--- flow/design.v ---
module segdec(input logic [3:0] in, output logic [6:0] out);
	always_comb
	begin
		case (in)
			4'b0000 :
				out = 7'b0111111;  
			4'b0001 :
				out = 7'b0000110;  
			4'b0010 :
				out = 7'b1011011;  
			4'b0011 :
				out = 7'b1001111;  
			4'b0100 :
				out = 7'b1100110;  
			4'b0101 :
				out = 7'b1101101;  
			4'b0110 :
				out = 7'b1111100;  
			4'b0111 :
				out = 7'b0000111;  
			4'b1000 :
				out = 7'b1111111;  
			4'b1001 :
				out = 7'b1100111;  
			4'b1010 :
				out = 7'b1000000;
			default :
				out = 7'b0000000;
    		endcase
	end
endmodule
module bin_to_bcd(input logic [7:0] in, output logic [3:0][6:0] disp);
logic[3:0] sign_num, units, tens, hundreds;
logic[7:0] num;
logic sign;
always_comb
begin
	sign = in[$high(in)];
	if(sign)  
		num = 0 - in;
	else
		num = in;
	hundreds = num / 100;
	num = num - (hundreds)*100;  
	tens = num / 10;
	num = num - (tens)*10;  
	units = num;
end
always_comb
	if(sign)
		sign_num = 4'hA;
	else
		sign_num = 4'hF;
segdec signdec
(
	.in(sign_num),
	.out(disp[3])
);
segdec hundreddec
(
	.in(hundreds),
	.out(disp[2])
);
segdec tendec
(
	.in(tens),
	.out(disp[1])
);
segdec unitdec
(
	.in(units),
	.out(disp[0])
);
endmodule
module debounce #(parameter int COUNT=500000) (input logic clk, signal_in, output logic signal_out);
logic prev_signal;
int unsigned cnt;
always_ff @(posedge clk)
begin
	if(prev_signal != signal_in)
	begin
		cnt <= 0;  
	end
	else if(cnt >= COUNT)
	begin
		cnt <= 0;  
		signal_out <= signal_in;
	end
	else
	begin
		cnt <= cnt +1;
	end
	prev_signal <= signal_in;
end
endmodule
module read_sm(input logic clk, reset_n, handshake, run, output logic read, done);
enum {HALT, WAIT_1, WAIT_0, DONE} state;
always_ff @(posedge clk, negedge reset_n)
begin
	if(!reset_n)
	begin
		state <= HALT;
		read <= 0;
	end
	else
	begin
		read <= 0;
		unique case(state)
			HALT : if(run) state <= WAIT_1;
			WAIT_1 :
			begin
				if(handshake)
				begin
					state <= WAIT_0;
					read <= '1;  
				end
			end
			WAIT_0 : if(!handshake) state <= DONE;
			DONE : state <= HALT;
		endcase
	end
end
always_comb
	if(state == DONE)
		done = 1;
	else
		done = 0;
endmodule
module sm(input logic clk, input logic [10-1:0] SW, input logic [8-1:0] re_res, im_res, output logic [8-1:0] LED, output logic [8-1:0] re_a, im_a, re_q, im_q);
typedef enum {REAL_A, IMAG_A, REAL_Q, IMAG_Q, DISP_REAL, DISP_IMAG} stateType;
stateType state;
logic reset_n;
logic handshake;
logic [8-1:0] data_in;
always_comb
begin
	reset_n = SW[$high(SW)];
	handshake = SW[$high(SW) -1];
	data_in =  SW[$high(SW) -2 : $low(SW)];
end
logic read_run, read_trigger, read_done;
read_sm re_sm0
(
	.clk(clk),
	.reset_n(reset_n),
	.handshake(handshake),
	.run(read_run),
	.read(read_trigger),
	.done(read_done)
);
always_comb
	read_run = (state == REAL_A) || (state == IMAG_A) || (state == REAL_Q) || (state == IMAG_Q);
always_ff @(posedge clk, negedge reset_n)
begin
	if(!reset_n)
		state <= REAL_A;
	else
	begin
		unique case(state)
			REAL_A: if(read_done) state <= IMAG_A;
			IMAG_A: if(read_done) state <= REAL_Q;
			REAL_Q: if(read_done) state <= IMAG_Q;
			IMAG_Q: if(read_done) state <= DISP_REAL;
			DISP_REAL : if(handshake == 1) state <= DISP_IMAG;
			DISP_IMAG : if(handshake == 0) state <= REAL_A;
		endcase
	end
end
always_ff @(posedge clk)
begin
	if(read_trigger)
	begin
		unique case(state)
			REAL_A: re_a <= data_in;
			IMAG_A: im_a <= data_in;
			REAL_Q: re_q <= data_in;
			IMAG_Q: im_q <= data_in;
			default: ;
		endcase
	end
end
always_comb
begin
	if(state == DISP_REAL)
		LED = re_res;
	else if(state == DISP_IMAG)
		LED = im_res;
	else
		LED = '0;
end
endmodule
module mult(input logic signed [(2*8 -1)-1:0] re_x, im_x, re_y, im_y, output logic signed [2*(2*8 -1)-1:0] re_z, im_z);
logic signed [(2*8 -1)-1:0] a,b,c,d;
always_comb
begin
	a = re_x;
	b = im_x;
	c = re_y;
	d = im_y;
end
logic signed [2*(2*8 -1)-1:0] ac, bd, ad, bc;
always_comb
begin
	ac = a*c;
	bd = b*d;
	ad = a*d;
	bc = b*c;
	re_z = ac - bd;
	im_z = ad + bc;
end
endmodule
module cmplx_mult(
input logic clk,
input logic [10-1:0] switches,
output logic [8-1:0] LED,
output logic [6:0] HEX0,
output logic [6:0] HEX1,
output logic [6:0] HEX2,
output logic [6:0] HEX3,
output logic [6:0] HEX4,
output logic [6:0] HEX5,
output logic [6:0] HEX6,
output logic [6:0] HEX7);
logic [8-1:0] re_a, im_a, re_q, im_q;
logic [8-1:0] re_res, im_res;
logic [10-1:0] SW;
always_comb
	SW[$high(SW)-2:$low(SW)] = switches[$high(switches)-2:$low(switches)];
debounce #(.COUNT(1000)) db0
(
	.clk(clk),
	.signal_in(switches[$high(switches)]),
	.signal_out(SW[$high(SW)])
);
debounce #(.COUNT(1000)) db1
(
	.clk(clk),
	.signal_in(switches[$high(switches)-1]),
	.signal_out(SW[$high(SW)-1])
);
sm sm0 (.*);
logic signed [(2*8 -1)-1:0] re_x, im_x, re_y, im_y;
logic signed [2*(2*8 -1)-1:0] re_z, im_z;
localparam INPUT_SHIFT = (2*8 -1) - 8;
localparam OUTPUT_LOW = 2*INPUT_SHIFT -1;
localparam OUTPUT_HIGH = OUTPUT_LOW + 8 -1;
always_comb
begin
	re_x = $signed(re_a);
	im_x = $signed(im_a);
	re_y = $signed(re_q) << INPUT_SHIFT;
	im_y = $signed(im_q) << INPUT_SHIFT;
	re_res = re_z[OUTPUT_HIGH : OUTPUT_LOW];
	im_res = im_z[OUTPUT_HIGH : OUTPUT_LOW];
end
mult mult0
(.*);
logic [3:0][6:0] sw_hex;
always_comb
begin
	HEX0 = ~ sw_hex[0];  
	HEX1 = ~ sw_hex[1];  
	HEX2 = ~ sw_hex[2];  
	HEX3 = ~ sw_hex[3];  
end
bin_to_bcd sw_disp
(
	.in(SW[7:0]),
	.disp(sw_hex)
);
logic [3:0][6:0] led_hex;
always_comb
begin
	HEX4 = ~ led_hex[0];  
	HEX5 = ~ led_hex[1];  
	HEX6 = ~ led_hex[2];  
	HEX7 = ~ led_hex[3];  
end
bin_to_bcd led_disp
(
	.in(LED),
	.disp(led_hex)
);
endmodule
--- flow/run.sh ---
#!/bin/bash
# the make line also repeats each setting of config.mk as NAME=value (left out here)
make -C /OpenROAD-flow-scripts/flow DESIGN_CONFIG=/design/flow/config.mk WORK_HOME=/design/flow/orfs CLKGATE_MAP_FILE= finish
--- flow/config.mk ---
export PLATFORM = sky130hd
export DESIGN_NAME = cmplx_mult
export DESIGN_NICKNAME = cmplx_mult
export VERILOG_FILES = /design/flow/design.v
export SDC_FILE = /design/flow/constraint.sdc
export NUM_CORES = 4
export LEC_CHECK = 0
export CAP_MARGIN = 20
export CORE_MARGIN = 2
export CORE_UTILIZATION = 72
export CTS_CLUSTER_DIAMETER = 398
export CTS_CLUSTER_SIZE = 100
export PLACE_DENSITY = 0.6
export SLEW_MARGIN = 20
--- flow/constraint.sdc ---
create_clock -name core_clock -period 11.1 [get_ports {clk}]
set_input_delay 2.2200 -clock core_clock [delete_from_list [all_inputs] [get_ports {clk}]]
set_output_delay 2.2200 -clock core_clock [all_outputs]
set_load 0.01 [all_outputs]
==> impl_metrics.csv, run 1 <==
group,metric,value,unit
placed_design,numPortBuffers,60,
placed_design,place_ws,-3.20,ns
status,outcome.stop_stage,"4_1_cts",
synthesis,synth_cells,1785,
floorplan,core_util_floorplan,73.5,%
synthesis,synth_area_per_cell,8.99,um2
synthesis,yosysChipArea,16000,um2
placed_design,placed_area,20000,um2
synthesis,ys_ff,111,
synthesis,topCombFamilyByArea,"adder cells",
floorplan,die_w,153,um
synthesis,synth-main-ff-cell,"dfxtp_1",
synthesis,top_cell_area_share,24.5,%
placed_design,place_congestion,0.955,
placed_design,dpl.hpwl,38500,um
synthesis,synth_area,16000,um2
synthesis,yosysUniqueCellTypes,86,
synthesis,most_common_cell,"inv_1",
synthesis,xor_area_share,6.77,%
synthesis,ys_warn_count,7,
synthesis,synth-edff-count,34,
synthesis,compound_area_share,10.3,%
floorplan,rows,54,
synthesis,largest_area_cell,"fa_1",
synthesis,yosys.stat.seqShare,16.3,%
synthesis,fa_ha_area_share,38.4,%
floorplan,die_y,153,um
status,error,"[ERROR DPL-0033] detailed placement checks failed during check placement.",
synthesis,yosys-top-cells-count,"inv_1 (357), fa_1 (196), and2_1 (181)",
synthesis,synthTopCellsByArea,"fa_1 (24%), ha_1 (14%), inv_1 (8.4%)",
floorplan,die-area,23500,um2
synthesis,yosys-mux-area-fraction,1.04,%
status,run_status,"aborted with a tool error",
floorplan,core_area,21800,um2
synthesis,ys_cells,1785,
floorplan,pin_count,75,
synthesis,ys_sh_simple,16.7,%
synthesis,async_reset_ff_share,9.91,%
==> per-stage QoR <==
stage,instances
2_1_floorplan,1841
3_3_place_gp,2468
3_5_place_dp,2468
==> run 2, diff against run 1 <==
Settings changed: CORE_UTILIZATION 72 to 66, CTS_CLUSTER_DIAMETER 398 to default, CTS_CLUSTER_SIZE 100 to default, GPL_TIMING_DRIVEN from default to 1, MAX_ROUTING_LAYER from default to met4, PLACE_DENSITY 0.6 to default, SETUP_SLACK_MARGIN from default to -0.8.
Clock period 11.1 ns to 14.6 ns, I/O delays scaled along.
==> run 2 against run 1 <==
  * Now fails the layout checks on setup timing
  * Synthesized cell count is the same
  * Die area grew 8.8%
  * Area after synthesis is the same
==> impl_metrics.csv, run 2 <==
group,metric,value,unit
setup_path,worstSetupPathType,"reg2out",
setup_path,path_buffers,8,
sta,drv_slew,0,
setup_path,path_delay_family,"adder cells",
setup_path,cp-start-kind,"register",
global_route,grt_usage,31.6,%
floorplan,core_area,24100,um2
floorplan,die_y,160,um
finish,area_delta_synth_final,21.3,%
synthesis,yosysChipArea,16000,um2
placed_design,place_congestion,0.928,
finish,nNetsFinal,2479,
setup_path,critical_path.slowest_cell,"fa_1",
placed_design,dpl.hpwl,31400,um
cts,cts-root-buf,"clkbuf_16",
setup_path,reg2reg_slack,12.83,ns
floorplan,die_w,160,um
setup_path,rr_worst_depth,6,
sta,fin_worst_skew,0.0141,ns
synthesis,ys_ff,111,
sta,fmax,66.8,MHz
synthesis,xor_area_share,6.77,%
route,vias,12900,
placed_design,placed_area,18700,um2
status,run_status,"failed layout checks",
floorplan,die-area,25600,um2
synthesis,synth_cells,1785,
synthesis,fa_ha_area_share,38.4,%
setup_path,cp-endpoint,"HEX4[3]",
sta,slew_headroom,41.8,%
synthesis,yosys-top-cells-count,"inv_1 (357), fa_1 (196), and2_1 (181)",
sta,hold_violations,0,
synthesis,top_cell_area_share,24.5,%
flow_run,warnings,55,
synthesis,synth_area,16000,um2
synthesis,largest_area_cell,"fa_1",
status,so.violations,"setup timing",
synthesis,most_common_cell,"inv_1",
global_route,grt-ovfl-total,0,
synthesis,synth-main-ff-cell,"dfxtp_1",
synthesis,yosysUniqueCellTypes,86,
global_route,grt_start_max_net_pins,24,
route,viasPerCell,5.32,
route,first_pass_iters,5,
synthesis,yosys.stat.seqShare,16.3,%
placed_design,numPortBuffers,60,
cts,clockBufferDepth,2,
synthesis,yosys-mux-area-fraction,1.04,%
flow_run,drv_cap,0,
floorplan,pin_count,75,
synthesis,synth-edff-count,34,
sta,fin_crit_sh,102,%
global_route,grt_pass1_vias,13300,
synthesis,ys_sh_simple,16.7,%
sta,worst_pin_slew,0.859,ns
setup_path,crit_required,11.68,ns
route,wl_per_cell,15.7,um
global_route,antenna_found_initial,0,
sta,fin_ws,-0.360,ns
synthesis,ys_warn_count,7,
route,drc_errors,0,
finish,final_core_util,80.8,%
floorplan,rows,57,
setup_path,crit_start,"sm0.im_q[4]",
cts,htree_levels,3,
synthesis,async_reset_ff_share,9.91,%
finish,fin_area,19500,um2
cts,clk_latency,0.36,ns
hold_path,hp-class,"reg2async",
synthesis,compound_area_share,10.3,%
synthesis,ys_cells,1785,
synthesis,synth_area_per_cell,8.99,um2
sta,setup_viol,8,
setup_path,cp-end-kind,"output pin",
route,num_antenna_cells,0,
cts,cts_tree,"yes",
setup_path,r2r-start,"db1.cnt[11]",
setup_path,cp.arrival,12.04,ns
placed_design,placed_cells,2392,
sta,fin_crit,14.96,ns
setup_path,max_stage_delay,0.55,ns
cts,cts.sinks,111,
synthesis,topCombFamilyByArea,"adder cells",
route,routed_wl,38100,um
setup_path,cp.depth,55,
setup_path,path_max_fanout,11,
cts,clk_pin_slew,0.09,ns
floorplan,core_util_floorplan,66.6,%
global_route,grt_pass1_wl,63800,um
setup_path,regToRegEndpoint,"db1.cnt[6]",
route,ant_nets,0,
route,drt_iter0_drc,682,
cts,cts_made_buffers,9,
finish,instances_no_fill,2425,
synthesis,synthTopCellsByArea,"fa_1 (24%), ha_1 (14%), inv_1 (8.4%)",
setup_path,crit_top_cell,"ha_1",
## run 2: cell type report
type                       count  area, um2
clock inverter                 7       88.8
tap                          324        405
multi-input combinational   1309      12300
timing repair buffer         307       2500
clock buffer                   9        225
inverter                     358       1340
fill                        1674       4640
sequential                   111       2620
## run 2: metrics by stage
step	TNS [ns]	worst slack, ns	hold WS, ns
3_5_place_dp	-4.55	-0.708	0.199
5_1_grt	-11.34	-0.841	0.253
6_report	-1.85	-0.360	0.194
2_1_floorplan	-1.69	-0.399	0.142
3_3_place_gp	-1.64	-0.305	0.206
4_1_cts	-5.48	-0.780	0.214
## run 2: routing by layer
| metal | vias to the layer above | share of wire, % | global-route usage [%] |
|---|---|---|---|
| li1 | 6235 | - | - |
| met1 | 6232 | 44 | 42.5 |
| met2 | 352 | 48 | 52.1 |
| met3 | 73 | 5.1 | 2.91 |
| met4 | 0 | 2.8 | 7.90 |
| met5 | - | 0 | - |
## run 2: what timing repair did
action,CTS,global route
gates cloned,0,0
setup buffers,5,14
hold buffers,0,0
resized,10,75
pin swaps,0,35
setup endpoints to repair,7,14
==> run 3, diff against run 2 <==
Settings changed: ABC_AREA from default to 1, CORE_UTILIZATION 66 to 72, CTS_CLUSTER_DIAMETER from default to 336, CTS_CLUSTER_SIZE from default to 98, GPL_TIMING_DRIVEN 1 to default, MAX_ROUTING_LAYER met4 to default, PLACE_DENSITY from default to 0.41, SETUP_SLACK_MARGIN -0.8 to default.
Clock period 14.6 ns to 13.6 ns, I/O delays scaled along.
==> run 3 against run 2 <==
  * The layout still fails its checks (setup timing)
  * Critical path type unchanged
  * Worst setup slack worse by 0.71 ns
  * Register-to-register slack worse by 1.1 ns
  * Largest cell class unchanged
  * Core utilization up 11 points
  * Non-clock buffer count increased by 60
  * Via count grew 34%
==> impl_metrics.csv, run 3 <==
group,metric,value,unit
status,run_status,"failed layout checks",
status,so.violations,"setup timing",
sta,slew_headroom,46.8,%
floorplan,core_util_floorplan,72.6,%
floorplan,core_area,23300,um2
hold_path,hp-class,"reg2async",
route,first_pass_iters,6,
global_route,grt_pass1_vias,16700,
placed_design,placed_area,19600,um2
synthesis,ys_cells,2325,
synthesis,synthTopCellsByArea,"fa_1 (23%), inv_1 (15%), ha_1 (13%)",
route,wl_per_cell,19.2,um
setup_path,cp.depth,75,
sta,rsz0062_at_grt,"true",
floorplan,die_w,157,um
setup_path,cp.arrival,11.95,ns
synthesis,ys_ff,111,
synthesis,yosys-mux-area-fraction,0,%
setup_path,r2r-start,"db1.cnt[29]",
flow_run,warnings,56,
finish,area_delta_synth_final,26.0,%
synthesis,ys_warn_count,7,
floorplan,rows,56,
cts,cts-root-buf,"clkbuf_16",
global_route,grt_start_max_net_pins,23,
setup_path,worstSetupPathType,"reg2out",
route,drc_errors,0,
synthesis,most_common_cell,"inv_1",
route,routed_wl,58000,um
cts,ctsHoldBuffers,0,
cts,cts_made_buffers,9,
synthesis,yosysChipArea,16900,um2
synthesis,yosysUniqueCellTypes,53,
sta,drv_slew,0,
synthesis,yosys-top-cells-count,"inv_1 (676), nand2_1 (562), fa_1 (196)",
sta,fin_worst_skew,0.0107,ns
setup_path,path_delay_family,"adder cells",
synthesis,synth-edff-count,34,
placed_design,place_ws,-0.799,ns
synthesis,synth_cells,2325,
setup_path,cp-end-kind,"output pin",
global_route,grt-ovfl-total,0,
sta,fin_crit_sh,108,%
placed_design,numPortBuffers,60,
global_route,grt_pass1_wl,76900,um
route,vias,17300,
floorplan,pin_count,75,
global_route,grt_usage,39.5,%
synthesis,synth-main-ff-cell,"dfxtp_1",
cts,clk_pin_slew,0.09,ns
setup_path,path_max_fanout,4,
sta,worst_pin_slew,0.796,ns
route,num_antenna_cells,0,
placed_design,place_congestion,0.942,
synthesis,synth_area,16900,um2
cts,cts.sinks,111,
sta,hold_violations,0,
setup_path,path_buffers,22,
sta,fin_ws,-1.07,ns
synthesis,async_reset_ff_share,9.91,%
synthesis,fa_ha_area_share,36.3,%
synthesis,compound_area_share,5.26,%
setup_path,cp-endpoint,"HEX4[5]",
route,ant_nets,0,
sta,tns,-10.44,ns
placed_design,dpl.hpwl,36700,um
setup_path,critical_path.slowest_cell,"fa_1",
route,viasPerCell,5.73,
global_route,antenna_found_initial,0,
floorplan,die_y,157,um
sta,fin_crit,14.67,ns
cts,clk_latency,0.36,ns
finish,fin_area,21300,um2
synthesis,ys_sh_simple,22.3,%
setup_path,crit_top_cell,"nand2_2",
route,drt_iter0_drc,1783,
finish,nNetsFinal,3077,
cts,clockBufferDepth,2,
setup_path,crit_required,10.88,ns
synthesis,largest_area_cell,"fa_1",
sta,setup_viol,19,
setup_path,max_stage_delay,0.59,ns
sta,fmax,68.1,MHz
cts,htree_levels,3,
floorplan,die-area,24700,um2
synthesis,xor_area_share,3.37,%
setup_path,rr_worst_depth,5,
synthesis,topCombFamilyByArea,"adder cells",
synthesis,yosys.stat.seqShare,15.5,%
setup_path,crit_start,"sm0.im_a[4]",
setup_path,cp-start-kind,"register",
cts,cts_tree,"yes",
synthesis,synth_area_per_cell,7.26,um2
setup_path,reg2reg_slack,11.73,ns
setup_path,regToRegEndpoint,"db1.cnt[3]",
flow_run,drv_cap,0,
synthesis,top_cell_area_share,23.2,%
[run 3: area by class of cell]
type                       count  area [um2]
fill                        1050        1990
sequential                   111        2620
multi-input combinational   1519       12400
clock buffer                   9         225
clock inverter                 7        77.6
inverter                     686        2590
tap                          319         399
timing repair buffer         367        2970
[run 3: what timing repair did]
item,CTS,global route
pin swaps,52,93
setup endpoints to repair,21,23
gates resized,116,162
setup buffers,33,46
[run 3: routing by layer]
layer	wire (um)	vias to the layer above	track usage, %
li1	-	7502	-
met5	70	-	0
met2	27200	1273	71.6
met4	5540	4	24.8
met1	18600	8019	42.6
met3	6590	490	7.13
[run 3: per-stage QoR]
stage / hold slack, ns / cells / util (%)
2_1_floorplan: 0.142 / 2381 / -
3_3_place_gp: 0.241 / 2929 / 84.1
3_5_place_dp: 0.258 / 2929 / 84.1
4_1_cts: 0.259 / 2978 / 87.9
5_1_grt: 0.285 / 3018 / 91.4
6_report: 0.263 / 3018 / 91.4
==> run 4, diff against run 3 <==
Settings changed: ABC_AREA 1 to default, CORE_UTILIZATION 72 to 65, CTS_CLUSTER_DIAMETER 336 to default, CTS_CLUSTER_SIZE 98 to default, GPL_TIMING_DRIVEN from default to 1, MAX_ROUTING_LAYER from default to met4, PLACE_DENSITY 0.41 to default, PLACE_DENSITY_LB_ADDON from default to 0.0.
Clock period 13.6 ns to 14.5 ns, I/O delays scaled along.
==> run 4 against run 3 <==
  * Still fails the layout checks on setup timing
  * Worst hold slack worse by 0.086 ns
  * Critical endpoint is now HEX4[0]
  * Area after synthesis down 4.9%
  * Worst setup slack better by 0.59 ns
  * Flip-flop count unchanged
  * Final cell count down 17%
  * First-iteration DRC count down 46%
  * Cell area down 2.3%
  * Global-route usage down 5.1 points
  * Clock-buffer cell count unchanged
  * Die area up 5.2%
  * Critical path depth down 15
==> impl_metrics.csv, run 4 <==
group,metric,value,unit
setup_path,crit_top_cell,"ha_4",
route,vias,13900,
sta,fin_crit_sh,103,%
route,viasPerCell,5.51,
cts,clockBufferDepth,2,
setup_path,crit_required,11.60,ns
flow_run,drv_cap,0,
status,so.violations,"setup timing",
finish,num-fill-cells,1353,
global_route,grt-ovfl-total,0,
cts,htree_levels,3,
placed_design,numPortBuffers,60,
setup_path,cp-start-kind,"register",
setup_path,max_stage_delay,0.52,ns
setup_path,path_delay_family,"adder cells",
synthesis,synthTopCellsByArea,"fa_1 (24%), ha_1 (14%), inv_1 (8.4%)",
cts,cts_made_buffers,9,
setup_path,r2r-start,"db1.cnt[27]",
hold_path,hp-class,"reg2async",
synthesis,fa_ha_area_share,38.4,%
sta,fin_ws,-0.484,ns
synthesis,most_common_cell,"inv_1",
flow_run,warnings,55,
synthesis,synth_area_per_cell,8.99,um2
synthesis,synth_area,16000,um2
setup_path,path_buffers,10,
sta,setup_viol,7,
placed_design,place_ws,-0.616,ns
synthesis,ys_sh_simple,16.7,%
synthesis,yosys.stat.seqShare,16.3,%
synthesis,xor_area_share,6.77,%
synthesis,topCombFamilyByArea,"adder cells",
sta,hold_violations,0,
floorplan,die_w,161,um
cts,clk_pin_slew,0.09,ns
route,wl_per_cell,17.4,um
setup_path,cp-end-kind,"output pin",
global_route,grt_pass1_vias,14400,
setup_path,reg2reg_slack,12.67,ns
synthesis,synth-edff-count,34,
synthesis,ys_ff,111,
setup_path,regToRegEndpoint,"db1.cnt[4]",
route,drt_iter0_drc,966,
setup_path,cp.depth,60,
setup_path,path_max_fanout,6,
synthesis,compound_area_share,10.3,%
status,run_status,"failed layout checks",
synthesis,synth_cells,1785,
floorplan,core_util_floorplan,66.2,%
global_route,grt_usage,34.4,%
synthesis,yosys-mux-area-fraction,1.04,%
global_route,grt_pass1_wl,69400,um
floorplan,die_y,161,um
setup_path,critical_path.slowest_cell,"fa_1",
placed_design,place_congestion,0.940,
placed_design,dpl.hpwl,33000,um
route,first_pass_iters,5,
setup_path,cp.arrival,12.08,ns
route,ant_nets,0,
sta,fmax,66.7,MHz
sta,slew_headroom,47.5,%
synthesis,yosys-top-cells-count,"inv_1 (357), fa_1 (196), and2_1 (181)",
floorplan,pin_count,75,
global_route,antenna_found_initial,0,
sta,rsz0062_at_grt,"true",
synthesis,synth-main-ff-cell,"dfxtp_1",
synthesis,largest_area_cell,"fa_1",
cts,cts.sinks,111,
finish,area_delta_synth_final,29.5,%
floorplan,rows,57,
sta,worst_pin_slew,0.776,ns
floorplan,core_area,24200,um2
sta,fin_worst_skew,0.0118,ns
sta,drv_slew,0,
cts,cts_tree,"yes",
synthesis,yosysChipArea,16000,um2
synthesis,ys_warn_count,7,
sta,fin_crit,14.98,ns
global_route,grt_start_max_net_pins,24,
setup_path,rr_worst_depth,6,
setup_path,cp-endpoint,"HEX4[0]",
route,drc_errors,0,
cts,cts-root-buf,"clkbuf_16",
synthesis,top_cell_area_share,24.5,%
route,num_antenna_cells,0,
synthesis,yosysUniqueCellTypes,86,
cts,clk_latency,0.36,ns
route,routed_wl,43800,um
synthesis,ys_cells,1785,
setup_path,crit_start,"sm0.im_a[3]",
setup_path,worstSetupPathType,"reg2out",
floorplan,die-area,26000,um2
synthesis,async_reset_ff_share,9.91,%
finish,nNetsFinal,2567,
-- run 4: metrics by stage --
| stage | hold slack, ns | std cells | cell area, um2 | utilization [%] | setup TNS (ns) |
|---|---|---|---|---|---|
| 6_report | 0.177 | 2513 | 20800 | 85.7 | -2.09 |
| 5_1_grt | 0.217 | 2513 | 20800 | 85.7 | -5.18 |
| 4_1_cts | 0.191 | 2482 | 20300 | 83.6 | -0.352 |
| 3_5_place_dp | 0.187 | 2421 | 19000 | 78.3 | -3.63 |
| 3_3_place_gp | 0.185 | 2421 | 19000 | 78.3 | -0.657 |
| 2_1_floorplan | 0.142 | 1841 | 16400 | - | 0 |
-- run 4: repair_timing --
| action | 4_1_cts | 5_1_grt |
|---|---|---|
| gates resized | 160 | 96 |
| pin swaps | 93 | 76 |
| hold buffers | 0 | 0 |
| endpoints found under the setup margin | 16 | 21 |
| setup buffers | 47 | 31 |
-- run 4: metal layers --
layer  vias to the layer above  part of all wire, %  global-route usage [%]
met4                         0                  4.3                    13.0
met5                         -                    0                       -
met2                       532                   51                    60.9
met3                       121                  6.2                    3.67
met1                      6805                   38                    40.6
li1                       6392                    -                       -
-- run 4: cell type report --
cell class / count / area [um2] / area share (%)
Inverter: 358 / 1350 / 6.48
Sequential cell: 111 / 2620 / 12.6
Timing Repair Buffer: 395 / 3180 / 15.3
Clock inverter: 7 / 91.3 / 0.439
Tap cell: 324 / 405 / 1.95
Clock buffer: 9 / 225 / 1.08
Multi-Input combinational cell: 1309 / 12900 / 62.1
==> run 5, diff against run 4 <==
Settings changed: ABC_AREA from default to 0, CAP_MARGIN 20 to 15, CELL_PAD_IN_SITES_GLOBAL_PLACEMENT from default to 0, CORE_ASPECT_RATIO from default to 1.49, CORE_UTILIZATION 65 to 44, CTS_CLUSTER_SIZE from default to 13, GPL_ROUTABILITY_DRIVEN from default to 1, GPL_TIMING_DRIVEN 1 to default, HOLD_SLACK_MARGIN from default to 0.01, PLACE_DENSITY_LB_ADDON 0.0 to 0.2, SETUP_SLACK_MARGIN from default to 2.94, TNS_END_PERCENT from default to 60.
Clock period 14.5 ns to 20.6 ns, I/O delays scaled along.
==> run 5 against run 4 <==
  * Register-to-register slack improved by 6.2 ns
  * Clock skew decreased by 0.0023 ns
  * Critical path depth decreased by 23
  * Now clean on timing, DRC and antenna
==> impl_metrics.csv, run 5 <==
group,metric,value,unit
setup_path,rr_worst_depth,6,
cts,cts_tree,"yes",
route,ant_nets,0,
synthesis,synth_cells,1785,
synthesis,ys_cells,1785,
route,first_pass_iters,5,
setup_path,path_max_fanout,8,
floorplan,rows,85,
global_route,grt_pass1_vias,12800,
cts,htree_levels,3,
cts,cts_made_buffers,9,
global_route,top_usage_layer,"met2",
setup_path,cp-end-kind,"output pin",
synthesis,async_reset_ff_share,9.91,%
placed_design,dpl.hpwl,28700,um
synthesis,synth_area,16000,um2
sta,slew_headroom,41.2,%
synthesis,yosys.stat.seqShare,16.3,%
route,viasPerCell,5.01,
setup_path,cp-start-kind,"input pin",
route,vias,12100,
setup_path,cp.depth,37,
setup_path,cp-endpoint,"HEX0[5]",
route,drt_iter0_drc,473,
cts,clk_pin_slew,0.08,ns
synthesis,ys_sh_simple,16.7,%
floorplan,core_area,36100,um2
synthesis,yosys-top-cells-count,"inv_1 (357), fa_1 (196), and2_1 (181)",
floorplan,die_w,160,um
sta,worst_pin_slew,0.868,ns
cts,cts.sinks,111,
synthesis,ys_ff,111,
finish,num-fill-cells,3474,
floorplan,die_y,237,um
placed_design,place_congestion,0.857,
sta,tns,0,ns
setup_path,max_stage_delay,0.57,ns
global_route,grt-ovfl-total,0,
hold_path,hp-class,"reg2async",
synthesis,largest_area_cell,"fa_1",
sta,fmax,58.1,MHz
sta,fin_crit,17.21,ns
global_route,grt_use_met3,1.10,%
synthesis,ys_warn_count,7,
cts,cts-root-buf,"clkbuf_16",
setup_path,path_delay_family,"AND-OR/OR-AND gates",
synthesis,topCombFamilyByArea,"adder cells",
flow_run,drv_cap,0,
global_route,use_met1,21.8,%
setup_path,path_buffers,5,
synthesis,most_common_cell,"inv_1",
sta,hold_violations,0,
setup_path,regToRegEndpoint,"db0.cnt[8]",
synthesis,top_cell_area_share,24.5,%
setup_path,crit_start,"switches[1]",
floorplan,pin_count,75,
setup_path,r2r-start,"db0.cnt[22]",
cts,clockBufferDepth,2,
synthesis,synth-main-ff-cell,"dfxtp_1",
synthesis,fa_ha_area_share,38.4,%
route,drc_errors,0,
floorplan,die-area,38000,um2
placed_design,numPortBuffers,60,
setup_path,critical_path.slowest_cell,"clkdlybuf4s50_1",
route,routed_wl,37100,um
global_route,grt_start_max_net_pins,22,
cts,ctsHoldBuffers,0,
synthesis,yosysChipArea,16000,um2
sta,setup_viol,0,
global_route,grt_pass1_wl,62000,um
sta,fin_crit_sh,83.5,%
sta,rsz0062_at_grt,"true",
global_route,grt_usage,20.9,%
synthesis,synth-edff-count,34,
sta,fin_worst_skew,0.00947,ns
setup_path,cp.arrival,13.09,ns
cts,clk_latency,0.34,ns
synthesis,yosys-mux-area-fraction,1.04,%
setup_path,crit_required,16.48,ns
setup_path,crit_top_cell,"ha_1",
synthesis,compound_area_share,10.3,%
setup_path,reg2reg_slack,18.84,ns
sta,worst_hold_slack,0.186,ns
synthesis,synthTopCellsByArea,"fa_1 (24%), ha_1 (14%), inv_1 (8.4%)",
finish,flop_area,2620,um2
sta,drv_slew,0,
status,run_status,"complete, no violations",
global_route,antenna_found_initial,0,
floorplan,core_util_floorplan,44.5,%
synthesis,synth_area_per_cell,8.99,um2
route,num_antenna_cells,0,
setup_path,worstSetupPathType,"in2out",
finish,area_delta_synth_final,13.7,%
synthesis,xor_area_share,6.77,%
global_route,gr-usage-met2,40.3,%
finish,nNetsFinal,2311,
synthesis,yosysUniqueCellTypes,86,
finish,combGateArea,12200,um2
route,wl_per_cell,15.4,um
flow_run,warnings,54,
-- run 5: layout make-up --
type / count / area share (%)
Clock buffer: 9 / 1.23
Clock inverter: 7 / 0.398
Inverter: 358 / 7.37
Multi-Input combinational cell: 1309 / 66.7
Sequential cell: 111 / 14.4
Tap cell: 478 / 3.28
Timing Repair Buffer: 139 / 6.69
-- run 5: through the flow --
stage	setup WS (ns)	std cells	utilization [%]	area [um2]
finish	3.39	2411	50.6	18200
global route	2.78	2411	50.6	18200
CTS	2.95	2400	50.0	18000
detailed placement	1.72	2324	47.7	17200
global placement	2.01	2324	47.7	17200
floorplan	4.35	1841	-	16300
-- run 5: timing repair --
| action | in CTS | in global routing |
|---|---|---|
| buffers inserted | 60 | 11 |
| pin swaps | 1 | 5 |
| endpoints found under the setup margin | 14 | 14 |
| gates resized | 21 | 30 |
-- run 5: per-layer routing --
metal	routed length, um	up-vias
li1	-	5881
met4	1910	0
met2	20400	206
met5	0	-
met3	887	62
met1	14000	5941
==> run 6, diff against run 5 <==
Settings changed: ABC_AREA 0 to default, CAP_MARGIN 15 to 20, CELL_PAD_IN_SITES_GLOBAL_PLACEMENT 0 to default, CORE_ASPECT_RATIO 1.49 to default, CORE_MARGIN 2 to 5, CORE_UTILIZATION 44 to 50, CTS_CLUSTER_DIAMETER from default to 91, CTS_CLUSTER_SIZE 13 to default, GPL_ROUTABILITY_DRIVEN 1 to 0, HOLD_SLACK_MARGIN 0.01 to 0.29, MAX_ROUTING_LAYER met4 to default, PLACE_DENSITY_LB_ADDON 0.2 to 0.13, SETUP_SLACK_MARGIN 2.94 to 5.0, SLEW_MARGIN 20 to 0, TNS_END_PERCENT 60 to default.
Clock period 20.6 ns to 19.1 ns, I/O delays scaled along.
==> run 6 against run 5 <==
  * Critical path depth grew 26
  * Routed wire length rose by 11%
  * Non-clock buffer count is 180 higher
  * First-iteration DRC count is 26% higher
  * Synthesized cell count unchanged
  * Die area decreased by 6.0%
  * Global-route usage is 1.6 points higher
==> impl_metrics.csv, run 6 <==
group,metric,value,unit
synthesis,largest_area_cell,"fa_1",
synthesis,synth_area,16000,um2
synthesis,synth_area_per_cell,8.99,um2
setup_path,cp.arrival,11.93,ns
synthesis,yosysUniqueCellTypes,86,
placed_design,numPortBuffers,60,
route,ant_nets,0,
synthesis,top_cell_area_share,24.5,%
synthesis,async_reset_ff_share,9.91,%
synthesis,ys_warn_count,7,
synthesis,synthTopCellsByArea,"fa_1 (24%), ha_1 (14%), inv_1 (8.4%)",
floorplan,die_y,189,um
route,drc_errors,0,
synthesis,yosys-top-cells-count,"inv_1 (357), fa_1 (196), and2_1 (181)",
global_route,antenna_found_initial,0,
floorplan,die_w,189,um
setup_path,cp.depth,63,
synthesis,xor_area_share,6.77,%
sta,fin_crit_sh,82.4,%
setup_path,path_buffers,21,
setup_path,max_stage_delay,0.52,ns
synthesis,yosys-mux-area-fraction,1.04,%
global_route,grt-ovfl-total,0,
floorplan,rows,65,
global_route,grt_use_met3,3.10,%
sta,fin_worst_skew,0.0108,ns
synthesis,most_common_cell,"inv_1",
route,num_antenna_cells,0,
setup_path,path_delay_family,"adder cells",
flow_run,drv_cap,0,
cts,cts_made_buffers,9,
sta,fmax,63.5,MHz
finish,instances_no_fill,2516,
synthesis,synth-edff-count,34,
hold_path,hp-class,"reg2reg",
setup_path,crit_top_cell,"buf_6",
hold_path,hold_start,"db1.cnt[9]",
route,wl_per_cell,16.5,um
cts,clk_latency,0.35,ns
synthesis,synth-main-ff-cell,"dfxtp_1",
cts,htree_levels,3,
sta,rsz0062_at_grt,"true",
setup_path,regToRegEndpoint,"db1.cnt[0]",
setup_path,reg2reg_slack,17.29,ns
setup_path,cp-endpoint,"HEX5[3]",
cts,clk_pin_slew,0.07,ns
sta,drv_slew,0,
sta,worst_pin_slew,1.08,ns
global_route,top_usage_layer,"met2",
synthesis,ys_sh_simple,16.7,%
cts,clockBufferDepth,2,
floorplan,core_area,31600,um2
route,vias,13100,
synthesis,yosysChipArea,16000,um2
floorplan,core_util_floorplan,50.7,%
global_route,use_met1,29.9,%
synthesis,synth_cells,1785,
setup_path,cp-start-kind,"register",
setup_path,r2r-start,"db1.cnt[27]",
global_route,gr-usage-met2,38.3,%
route,viasPerCell,5.20,
synthesis,ys_cells,1785,
global_route,grt_start_max_net_pins,20,
finish,nNetsFinal,2492,
floorplan,pin_count,75,
synthesis,compound_area_share,10.3,%
sta,setup_viol,0,
route,routed_wl,41400,um
setup_path,crit_required,15.28,ns
global_route,grt_usage,22.5,%
global_route,grt_pass1_vias,13400,
route,drt_iter0_drc,596,
synthesis,yosys.stat.seqShare,16.3,%
setup_path,critical_path.slowest_cell,"fa_1",
synthesis,topCombFamilyByArea,"adder cells",
finish,area_delta_synth_final,30.7,%
setup_path,cp-end-kind,"output pin",
finish,num-fill-cells,2517,
setup_path,rr_worst_depth,6,
synthesis,fa_ha_area_share,38.4,%
global_route,grt_pass1_wl,66000,um
sta,hold_violations,0,
floorplan,die-area,35800,um2
flow_run,warnings,56,
cts,cts_tree,"yes",
hold_path,hold_depth,2,
route,first_pass_iters,5,
setup_path,worstSetupPathType,"reg2out",
finish,combGateArea,13400,um2
sta,tns,0,ns
hold_path,whs_endpoint,"db1.cnt[9]",
synthesis,ys_ff,111,
placed_design,placed_cells,2240,
setup_path,crit_start,"sm0.im_q[4]",
finish,flop_area,2620,um2
status,run_status,"complete, no violations",
cts,cts.sinks,111,
setup_path,path_max_fanout,4,
placed_design,dpl.hpwl,27600,um
cts,cts-root-buf,"clkbuf_16",
sta,slew_headroom,26.7,%
sta,fin_crit,15.75,ns
==> run 6: per-stage QoR <==
stage / instance area, um2 / hold slack, ns / util [%] / setup WS (ns)
after CTS: 20000 / 0.475 / 63.1 / 3.35
after global placement: 17600 / 0.200 / 55.5 / 1.83
after detailed placement: 17600 / 0.205 / 55.5 / 1.39
final: 21000 / 0.475 / 66.3 / 3.35
after global routing: 21000 / 0.499 / 66.3 / 2.85
after floorplan: 16900 / 0.142 / - / 4.28
==> run 6: repair_timing <==
action	in CTS	in global routing
resized	228	153
setup endpoints to repair	28	28
setup buffers	197	60
hold buffers	2	0
hold endpoints to repair	9	0
cloned	1	0
pin swaps	77	57
==> run 6: area by class of cell <==
class	count	share of cell area, %
Inverter	358	6.61
Timing Repair Buffer	319	13.2
Clock buffer	12	1.33
Multi-Input combinational cell	1310	63.8
Sequential cell	111	12.5
Clock inverter	4	0.161
Tap cell	402	2.40
==> run 6: routing by layer <==
layer	vias to the layer above	share of wire [%]	routed length, um
met5	-	0	0
met4	0	3.3	1360
met3	82	4.8	1980
met2	331	49	20200
met1	6404	43	17900
li1	6275	-	-
==> run 7, diff against run 6 <==
Settings changed: ABC_AREA from default to 1, CORE_MARGIN 5 to 2, CORE_UTILIZATION 50 to 72, CTS_CLUSTER_DIAMETER 91 to 396, CTS_CLUSTER_SIZE from default to 97, GPL_ROUTABILITY_DRIVEN 0 to default, HOLD_SLACK_MARGIN 0.29 to default, PLACE_DENSITY from default to 0.38, PLACE_DENSITY_LB_ADDON 0.13 to default, SETUP_SLACK_MARGIN 5.0 to default, SLEW_MARGIN 0 to 20, TNS_END_PERCENT from default to 20.
Clock period 19.1 ns to 10.9 ns, I/O delays scaled along.
==> run 7 against run 6 <==
  * The run now fails in 5_1_grt
  * Area after synthesis increased by 5.2%
  * Die area decreased by 31%
  * Synthesized cell count increased by 30%
==> impl_metrics.csv, run 7 <==
group,metric,value,unit
status,run_status,"aborted with a tool error",
status,outcome.stop_stage,"5_1_grt",
status,error,"[ERROR GRT-0232] Routing congestion too high. Check the congestion heatmap in the GUI.",
synthesis,topCombFamilyByArea,"adder cells",
floorplan,rows,56,
synthesis,ys_warn_count,7,
synthesis,ys_ff,111,
synthesis,synth_area_per_cell,7.26,um2
synthesis,yosys.stat.seqShare,15.5,%
placed_design,numPortBuffers,60,
cts,cts-root-buf,"clkbuf_16",
synthesis,synth_cells,2325,
floorplan,pin_count,75,
synthesis,yosys-mux-area-fraction,0,%
cts,htree_levels,3,
synthesis,top_cell_area_share,23.2,%
synthesis,yosysChipArea,16900,um2
floorplan,core_area,23300,um2
synthesis,most_common_cell,"inv_1",
synthesis,ys_cells,2325,
floorplan,die_y,157,um
synthesis,synthTopCellsByArea,"fa_1 (23%), inv_1 (15%), ha_1 (13%)",
floorplan,die_w,157,um
synthesis,synth-main-ff-cell,"dfxtp_1",
synthesis,synth-edff-count,34,
cts,cts_made_buffers,9,
global_route,grt_usage,88.7,%
floorplan,core_util_floorplan,72.6,%
synthesis,async_reset_ff_share,9.91,%
synthesis,yosys-top-cells-count,"inv_1 (676), nand2_1 (562), fa_1 (196)",
synthesis,ys_sh_simple,22.3,%
cts,cts.sinks,111,
synthesis,xor_area_share,3.37,%
synthesis,largest_area_cell,"fa_1",
synthesis,compound_area_share,5.26,%
global_route,grt-ovfl-total,462,
synthesis,fa_ha_area_share,36.3,%
placed_design,dpl.hpwl,40000,um
floorplan,die-area,24700,um2
synthesis,yosysUniqueCellTypes,53,
synthesis,synth_area,16900,um2
placed_design,placed_cells,3035,
cts,clockBufferDepth,2,
placed_design,place_congestion,0.981,
[run 7: what timing repair did]
| action | in CTS |
|---|---|
| gates resized | 161 |
| endpoints found under the hold margin | 0 |
| hold buffers | 0 |
| pin swaps | 104 |
| setup buffers | 64 |
| setup endpoints to repair | 28 |
[run 7: stage by stage]
stage | area [um2] | setup WS (ns)
4_1_cts | 21800 | -2.04
3_5_place_dp | 20600 | -2.67
3_3_place_gp | 20600 | -1.97
2_1_floorplan | 17500 | -1.28
[run 7: layer usage]
layer,overflow,global-route usage [%]
met1,10,83.2
met2,282,104
met3,10,78.4
met4,157,97.4
met5,3,38.7
==> run 8, diff against run 7 <==
Settings changed: CORE_ASPECT_RATIO from default to 0.5, CTS_CLUSTER_DIAMETER 396 to 398, CTS_CLUSTER_SIZE 97 to 100, HOLD_SLACK_MARGIN from default to 0.3, PLACE_DENSITY 0.38 to default, PLACE_DENSITY_LB_ADDON from default to 0.0, SETUP_SLACK_MARGIN from default to 2.92, TNS_END_PERCENT 20 to 10.
Clock period 10.9 ns to 10.0 ns, I/O delays scaled along.
==> run 8 against run 7 <==
  * The run again fails in 5_1_grt
  * Die area is 0.30% higher
  * Synthesized cell count stayed put
  * Area after synthesis stayed put
==> impl_metrics.csv, run 8 <==
group,metric,value,unit
status,run_status,"aborted with a tool error",
status,outcome.stop_stage,"5_1_grt",
status,error,"[ERROR GRT-0232] Routing congestion too high. Check the congestion heatmap in the GUI.",
cts,clockBufferDepth,2,
synthesis,ys_warn_count,7,
synthesis,yosysUniqueCellTypes,53,
synthesis,synth-main-ff-cell,"dfxtp_1",
floorplan,die_y,112,um
synthesis,topCombFamilyByArea,"adder cells",
synthesis,xor_area_share,3.37,%
placed_design,dpl.hpwl,39400,um
synthesis,yosys.stat.seqShare,15.5,%
placed_design,place_congestion,1.01,
synthesis,yosysChipArea,16900,um2
synthesis,ys_sh_simple,22.3,%
floorplan,rows,39,
synthesis,yosys-mux-area-fraction,0,%
synthesis,ys_ff,111,
placed_design,numPortBuffers,60,
floorplan,die_w,221,um
synthesis,most_common_cell,"inv_1",
synthesis,ys_cells,2325,
synthesis,synth_area_per_cell,7.26,um2
synthesis,yosys-top-cells-count,"inv_1 (676), nand2_1 (562), fa_1 (196)",
floorplan,core_area,22900,um2
cts,cts.sinks,111,
floorplan,die-area,24800,um2
synthesis,compound_area_share,5.26,%
synthesis,synth_cells,2325,
synthesis,synth-edff-count,34,
synthesis,fa_ha_area_share,36.3,%
cts,cts_made_buffers,9,
placed_design,place_ws,-3.19,ns
synthesis,largest_area_cell,"fa_1",
cts,cts-root-buf,"clkbuf_16",
synthesis,top_cell_area_share,23.2,%
floorplan,pin_count,75,
global_route,grt_usage,88.4,%
synthesis,synthTopCellsByArea,"fa_1 (23%), inv_1 (15%), ha_1 (13%)",
global_route,grt-ovfl-total,432,
floorplan,core_util_floorplan,73.6,%
cts,htree_levels,3,
placed_design,placed_cells,3027,
synthesis,async_reset_ff_share,9.91,%
synthesis,synth_area,16900,um2
[run 8: per-layer routing]
layer | global-route usage (%) | GRT overflow
met1 | 84.4 | 15
met2 | 102 | 250
met3 | 79.8 | 14
met4 | 94.2 | 150
met5 | 44.1 | 3
[run 8: metrics by stage]
stage / cell area [um2] / util [%] / hold WS [ns]
CTS: 21600 / 94.1 / 0.469
detailed placement: 20600 / 90.0 / 0.186
global placement: 20600 / 90.0 / 0.184
floorplan: 17500 / - / 0.142
[run 8: repair_timing]
item                                   4_1_cts
hold buffers                                 2
endpoints found under the hold margin        9
setup buffers                               24
resized                                    192
setup endpoints to repair                   48
pin swaps                                   63
==> run 9, diff against run 8 <==
Settings changed: ABC_AREA 1 to 0, CAP_MARGIN 20 to 5, CORE_ASPECT_RATIO 0.5 to default, CORE_MARGIN 2 to 5, CORE_UTILIZATION 72 to 49, CTS_CLUSTER_DIAMETER 398 to 46, CTS_CLUSTER_SIZE 100 to default, GPL_TIMING_DRIVEN from default to 0, HOLD_SLACK_MARGIN 0.3 to -0.09, PLACE_DENSITY_LB_ADDON 0.0 to 0.07, SETUP_SLACK_MARGIN 2.92 to -1.09, TNS_END_PERCENT 10 to default.
Clock period 10.0 ns to 13.7 ns, I/O delays scaled along.
==> run 9 against run 8 <==
  * Now fails the layout checks on setup timing
  * Area after synthesis down 4.9%
  * Die area increased by 47%
  * Synthesized cell count is 23% lower
==> impl_metrics.csv, run 9 <==
group,metric,value,unit
synthesis,yosysChipArea,16000,um2
finish,area_delta_synth_final,19.5,%
synthesis,compound_area_share,10.3,%
floorplan,pin_count,75,
setup_path,regToRegEndpoint,"db1.cnt[3]",
synthesis,ys_ff,111,
sta,fin_ws,-1.24,ns
global_route,grt-ovfl-total,0,
route,drc_errors,0,
route,vias,12400,
synthesis,ys_cells,1785,
synthesis,synth_area,16000,um2
cts,cts_made_buffers,9,
global_route,grt_pass1_wl,65500,um
flow_run,warnings,56,
setup_path,crit_required,10.96,ns
route,drt_iter0_drc,776,
synthesis,yosys-top-cells-count,"inv_1 (357), fa_1 (196), and2_1 (181)",
setup_path,path_delay_family,"adder cells",
cts,clk_latency,0.36,ns
synthesis,most_common_cell,"inv_1",
route,routed_wl,40000,um
placed_design,numPortBuffers,60,
setup_path,cp.depth,58,
sta,hold_violations,0,
setup_path,cp-start-kind,"register",
setup_path,path_max_fanout,6,
global_route,antenna_found_initial,4,
sta,fin_worst_skew,0.00798,ns
sta,setup_viol,21,
finish,num-fill-cells,2914,
synthesis,synth-edff-count,34,
global_route,grt_start_max_net_pins,21,
cts,cts-root-buf,"clkbuf_16",
sta,fin_crit_sh,109,%
setup_path,reg2reg_slack,11.88,ns
synthesis,fa_ha_area_share,38.4,%
floorplan,die_y,191,um
setup_path,crit_top_cell,"inv_1",
placed_design,place_congestion,0.908,
finish,final_core_util,59.1,%
route,ant_nets,0,
global_route,grt_pass1_vias,12600,
cts,htree_levels,3,
cts,clk_pin_slew,0.07,ns
synthesis,synth_cells,1785,
synthesis,synthTopCellsByArea,"fa_1 (24%), ha_1 (14%), inv_1 (8.4%)",
synthesis,synth-main-ff-cell,"dfxtp_1",
synthesis,xor_area_share,6.77,%
floorplan,die_w,191,um
route,wl_per_cell,16.3,um
setup_path,path_buffers,10,
status,so.violations,"setup timing",
finish,instances_no_fill,2458,
floorplan,core_util_floorplan,49.4,%
route,num_antenna_cells,0,
synthesis,yosysUniqueCellTypes,86,
synthesis,yosys-mux-area-fraction,1.04,%
synthesis,top_cell_area_share,24.5,%
hold_path,hp-class,"reg2async",
finish,nNetsFinal,2394,
sta,tns,-14.40,ns
setup_path,critical_path.slowest_cell,"fa_1",
setup_path,r2r-start,"db1.cnt[11]",
setup_path,worstSetupPathType,"reg2out",
setup_path,crit_start,"sm0.re_a[5]",
sta,fmax,66.9,MHz
synthesis,yosys.stat.seqShare,16.3,%
cts,clockBufferDepth,2,
route,first_pass_iters,5,
setup_path,cp-endpoint,"HEX4[0]",
sta,slew_headroom,37.7,%
sta,fin_crit,14.94,ns
floorplan,rows,66,
synthesis,topCombFamilyByArea,"adder cells",
synthesis,largest_area_cell,"fa_1",
sta,drv_slew,0,
synthesis,synth_area_per_cell,8.99,um2
synthesis,ys_warn_count,7,
sta,rsz0062_at_grt,"true",
floorplan,core_area,32500,um2
setup_path,max_stage_delay,0.53,ns
synthesis,ys_sh_simple,16.7,%
placed_design,dpl.hpwl,31200,um
synthesis,async_reset_ff_share,9.91,%
floorplan,die-area,36500,um2
route,viasPerCell,5.06,
flow_run,drv_cap,0,
setup_path,rr_worst_depth,6,
sta,worst_pin_slew,0.920,ns
placed_design,placed_cells,2343,
cts,cts.sinks,111,
setup_path,cp.arrival,12.20,ns
status,run_status,"failed layout checks",
setup_path,cp-end-kind,"output pin",
global_route,grt_usage,22.6,%
cts,cts_tree,"yes",
==> run 9: per-stage QoR <==
step                      hold slack [ns]  instance area, um2  setup WS (ns)
after floorplan                     0.142               16300          -1.12
after global placement              0.201               17400          -3.22
after detailed placement            0.208               17400          -3.31
after CTS                           0.210               18800          -1.14
after global routing                0.259               19200          -1.78
final                               0.192               19200          -1.24
==> run 9: cell type report <==
class	count	area [um2]	share of cell area (%)
Buffer	51	363	1.89
Inverter	358	1350	7.02
Tap cell	442	553	2.88
Sequential cell	111	2620	13.7
Multi-Input combinational cell	1309	12600	65.5
Clock buffer	11	254	1.32
Timing Repair Buffer	171	1430	7.46
Clock inverter	5	51.3	0.267
==> run 9: metal layers <==
layer	up-vias	GRT usage, %	part of all wire (%)
met1	6093	31.5	46
met4	2	3.78	1.4
met5	-	0	0.032
met3	34	3.29	5.0
li1	6058	-	-
met2	246	38.2	48
==> run 9: timing repair <==
item | CTS | global route
hold buffers | 0 | 0
pin swaps | 31 | 35
setup endpoints to repair | 27 | 21
resized | 155 | 60
setup buffers | 80 | 38
cloned | 0 | 0
==> run 10, diff against run 9 <==
Settings changed: ABC_AREA 0 to 1, CAP_MARGIN 5 to 20, CORE_MARGIN 5 to 2, CORE_UTILIZATION 49 to 62, CTS_CLUSTER_DIAMETER 46 to default, CTS_CLUSTER_SIZE from default to 100, GPL_TIMING_DRIVEN 0 to default, HOLD_SLACK_MARGIN -0.09 to default, PLACE_DENSITY from default to 0.6, PLACE_DENSITY_LB_ADDON 0.07 to default, SETUP_SLACK_MARGIN -1.09 to default, TNS_END_PERCENT from default to 10.
Clock period 13.7 ns to 10.5 ns, I/O delays scaled along.
==> run 10 against run 9 <==
  * The layout still fails its checks (setup timing)
  * Area after synthesis increased by 5.2%
  * Clock skew increased by 0.0034 ns
  * Cell area increased by 15%
  * Flip-flop count unchanged
  * Critical path depth increased by 12
==> impl_metrics.csv, run 10 <==
group,metric,value,unit
route,viasPerCell,5.03,
setup_path,crit_top_cell,"nand2_2",
synthesis,ys_sh_simple,22.3,%
finish,nNetsFinal,3184,
status,so.violations,"setup timing",
route,routed_wl,45200,um
setup_path,cp-end-kind,"output pin",
synthesis,compound_area_share,5.26,%
setup_path,cp-endpoint,"HEX4[4]",
sta,slew_headroom,42.0,%
placed_design,place_congestion,0.923,
floorplan,die_y,169,um
synthesis,ys_cells,2325,
global_route,grt_start_max_net_pins,23,
setup_path,reg2reg_slack,8.80,ns
synthesis,largest_area_cell,"fa_1",
route,wl_per_cell,14.4,um
flow_run,drv_cap,0,
setup_path,regToRegEndpoint,"db1.cnt[4]",
setup_path,path_delay_family,"adder cells",
setup_path,max_stage_delay,0.55,ns
sta,hold_violations,0,
finish,final_core_util,82.3,%
synthesis,synth-edff-count,34,
synthesis,synth_area_per_cell,7.26,um2
sta,tns,-38.21,ns
setup_path,cp.arrival,10.84,ns
setup_path,path_buffers,18,
setup_path,crit_start,"sm0.im_a[2]",
status,run_status,"failed layout checks",
route,first_pass_iters,5,
setup_path,critical_path.slowest_cell,"edfxtp_1",
sta,fin_crit_sh,123,%
synthesis,top_cell_area_share,23.2,%
synthesis,fa_ha_area_share,36.3,%
synthesis,yosys.stat.seqShare,15.5,%
sta,fin_ws,-2.44,ns
synthesis,synth_area,16900,um2
synthesis,ys_ff,111,
sta,rsz0062_at_grt,"true",
synthesis,yosys-mux-area-fraction,0,%
synthesis,most_common_cell,"inv_1",
cts,clk_latency,0.36,ns
synthesis,yosysUniqueCellTypes,53,
flow_run,warnings,58,
cts,clk_pin_slew,0.09,ns
setup_path,worstSetupPathType,"reg2out",
sta,fin_worst_skew,0.0114,ns
setup_path,crit_required,8.40,ns
synthesis,synth_cells,2325,
global_route,grt_pass1_wl,75200,um
route,ant_nets,0,
hold_path,hp-class,"reg2async",
global_route,grt_usage,32.8,%
floorplan,die-area,28600,um2
synthesis,yosysChipArea,16900,um2
finish,fin_area,22100,um2
route,vias,15800,
cts,cts_made_buffers,9,
floorplan,core_area,26900,um2
floorplan,core_util_floorplan,62.8,%
placed_design,dpl.hpwl,37000,um
global_route,antenna_found_initial,0,
setup_path,cp-start-kind,"register",
sta,setup_viol,27,
setup_path,rr_worst_depth,5,
placed_design,numPortBuffers,60,
route,drc_errors,0,
synthesis,topCombFamilyByArea,"adder cells",
cts,clockBufferDepth,2,
cts,cts-root-buf,"clkbuf_16",
sta,worst_pin_slew,0.867,ns
synthesis,yosys-top-cells-count,"inv_1 (676), nand2_1 (562), fa_1 (196)",
cts,htree_levels,3,
cts,cts.sinks,111,
global_route,grt_pass1_vias,16300,
setup_path,r2r-start,"db1.cnt[23]",
global_route,grt-ovfl-total,0,
sta,drv_slew,0,
synthesis,xor_area_share,3.37,%
setup_path,cp.depth,70,
floorplan,pin_count,75,
floorplan,rows,60,
setup_path,path_max_fanout,6,
cts,cts_tree,"yes",
sta,fmax,77.3,MHz
synthesis,synthTopCellsByArea,"fa_1 (23%), inv_1 (15%), ha_1 (13%)",
finish,area_delta_synth_final,31.0,%
route,num_antenna_cells,0,
sta,fin_crit,12.94,ns
synthesis,async_reset_ff_share,9.91,%
synthesis,synth-main-ff-cell,"dfxtp_1",
placed_design,place_ws,-2.62,ns
floorplan,die_w,169,um
route,drt_iter0_drc,984,
synthesis,ys_warn_count,7,
cts,ctsHoldBuffers,0,
placed_design,placed_area,20700,um2
-- run 10: metrics by stage --
step                hold WS [ns]  std cells
floorplan                  0.142       2381
global placement           0.258       3069
detailed placement         0.275       3069
CTS                        0.289       3126
global route               0.315       3147
finish                     0.253       3147
-- run 10: timing repair --
action                                  CTS  global route
gates resized                           146            70
pin swaps                                81            30
endpoints found under the hold margin     0             0
setup buffers                            41            21
endpoints found under the setup margin   28            33
gates cloned                              0             0
-- run 10: cell type report --
type | count | area (um2)
clock buffer | 9 | 225
clock inverter | 7 | 78.8
fill | 1866 | 4760
inverter | 686 | 2600
multi-input combinational | 1519 | 12400
sequential | 111 | 2620
tap | 341 | 427
timing repair buffer | 474 | 3770
-- run 10: per-layer routing --
| layer | vias to the layer above | share of wire (%) | track usage, % |
|---|---|---|---|
| li1 | 7733 | - | - |
| met1 | 7446 | 40 | 39.5 |
| met2 | 528 | 50 | 59.4 |
| met3 | 127 | 6.3 | 4.44 |
| met4 | 0 | 4.4 | 13.4 |
| met5 | - | 0 | 0 |
==> run 11, diff against run 10 <==
Settings changed: CORE_ASPECT_RATIO from default to 0.5, CORE_UTILIZATION 62 to 72, CTS_CLUSTER_DIAMETER from default to 373, CTS_CLUSTER_SIZE 100 to 98, PLACE_DENSITY 0.6 to 0.41, TNS_END_PERCENT 10 to 40.
Clock period 10.5 ns to 14.4 ns, I/O delays scaled along.
==> run 11 against run 10 <==
  * The run now finishes clean
  * Critical endpoint is now HEX4[3]
  * Register-to-register slack improved by 3.8 ns
  * Via count shrank 5.6%
  * Highest routed layer unchanged
  * Global-route usage grew 1.0 points
  * Final cell count decreased by 10%
  * Sequential share of layout area grew 1.6 points
==> impl_metrics.csv, run 11 <==
group,metric,value,unit
setup_path,rr_worst_depth,5,
synthesis,most_common_cell,"inv_1",
synthesis,ys_cells,2325,
floorplan,rows,39,
synthesis,yosys.stat.seqShare,15.5,%
cts,cts_made_buffers,9,
synthesis,fa_ha_area_share,36.3,%
synthesis,yosys-top-cells-count,"inv_1 (676), nand2_1 (562), fa_1 (196)",
route,viasPerCell,5.30,
flow_run,drv_cap,0,
global_route,grt_usage,33.9,%
finish,flop_area,2620,um2
cts,cts_tree,"yes",
synthesis,synth-edff-count,34,
finish,nNetsFinal,2889,
synthesis,yosysUniqueCellTypes,53,
synthesis,synth_area,16900,um2
setup_path,crit_start,"sm0.im_a[3]",
cts,cts.sinks,111,
finish,area_delta_synth_final,15.7,%
sta,drv_slew,0,
setup_path,critical_path.slowest_cell,"edfxtp_1",
route,drt_iter0_drc,1184,
synthesis,yosys-mux-area-fraction,0,%
route,vias,14900,
floorplan,die_y,112,um
route,num_antenna_cells,0,
sta,hold_violations,0,
floorplan,pin_count,75,
setup_path,path_delay_family,"adder cells",
synthesis,async_reset_ff_share,9.91,%
sta,fin_crit_sh,97.9,%
synthesis,top_cell_area_share,23.2,%
synthesis,synth_area_per_cell,7.26,um2
setup_path,cp.arrival,11.22,ns
synthesis,synth_cells,2325,
global_route,grt_pass1_wl,67200,um
sta,setup_viol,0,
setup_path,cp-start-kind,"register",
setup_path,path_buffers,20,
global_route,grt_start_max_net_pins,22,
synthesis,ys_warn_count,7,
sta,rsz0062_at_grt,"true",
route,wl_met2,19800,um
setup_path,crit_required,11.52,ns
setup_path,cp-end-kind,"output pin",
setup_path,path_max_fanout,7,
route,routed.top_layer,"met4",
synthesis,synth-main-ff-cell,"dfxtp_1",
hold_path,hp-class,"reg2async",
flow_run,warnings,57,
setup_path,r2r-start,"db1.cnt[15]",
sta,slew_headroom,60.5,%
sta,worst_pin_slew,0.591,ns
setup_path,cp-endpoint,"HEX4[3]",
synthesis,ys_sh_simple,22.3,%
placed_design,placed_cells,2750,
setup_path,crit_top_cell,"nand2_1",
setup_path,cp.depth,79,
global_route,antenna_found_initial,0,
sta,fin_crit,14.10,ns
cts,clk_latency,0.34,ns
finish,combGateArea,12100,um2
synthesis,synthTopCellsByArea,"fa_1 (23%), inv_1 (15%), ha_1 (13%)",
global_route,grt_pass1_vias,14500,
synthesis,ys_ff,111,
route,drc_errors,0,
floorplan,die_w,221,um
placed_design,place_congestion,0.948,
route,first_pass_iters,6,
floorplan,core_util_floorplan,73.6,%
floorplan,die-area,24800,um2
finish,num-fill-cells,1428,
setup_path,max_stage_delay,0.55,ns
placed_design,dpl.hpwl,32000,um
route,ant_nets,0,
sta,fin_worst_skew,0.00963,ns
cts,clockBufferDepth,2,
status,run_status,"complete, no violations",
placed_design,numPortBuffers,60,
synthesis,compound_area_share,5.26,%
route,met3WireLength,3800,um
finish,instances_no_fill,2818,
setup_path,regToRegEndpoint,"db1.cnt[3]",
cts,clk_pin_slew,0.08,ns
synthesis,largest_area_cell,"fa_1",
synthesis,xor_area_share,3.37,%
cts,cts-root-buf,"clkbuf_16",
synthesis,yosysChipArea,16900,um2
[run 11: repair_timing]
action	4_1_cts	5_1_grt
resized	23	145
pin swaps	6	52
cloned	0	0
buffers inserted	20	32
setup endpoints to repair	7	21
hold buffers	0	0
[run 11: routing by layer]
metal	up-vias	GRT usage, %
met1	7017	44.9
met3	140	5.66
met5	-	0
met2	653	56.9
li1	7137	-
met4	0	11.4
[run 11: final cells by class]
cell class | count | area share (%)
multi-input combinational | 1519 | 62.0
clock buffer | 9 | 1.15
inverter | 686 | 13.3
timing repair buffer | 179 | 7.73
sequential | 111 | 13.4
clock inverter | 7 | 0.512
tap | 307 | 1.97
[run 11: stage by stage]
stage | setup slack [ns] | TNS (ns) | utilization, % | instance area [um2] | hold WS [ns]
global route | -0.400 | -4.18 | 85.2 | 19500 | 0.245
floorplan | 0.551 | 0 | - | 17100 | 0.142
CTS | -0.0556 | -0.290 | 81.9 | 18800 | 0.207
global placement | 0.0971 | 0 | 79.6 | 18300 | 0.194
finish | 0.296 | 0 | 85.2 | 19500 | 0.191
detailed placement | -0.234 | -1.32 | 79.6 | 18300 | 0.192
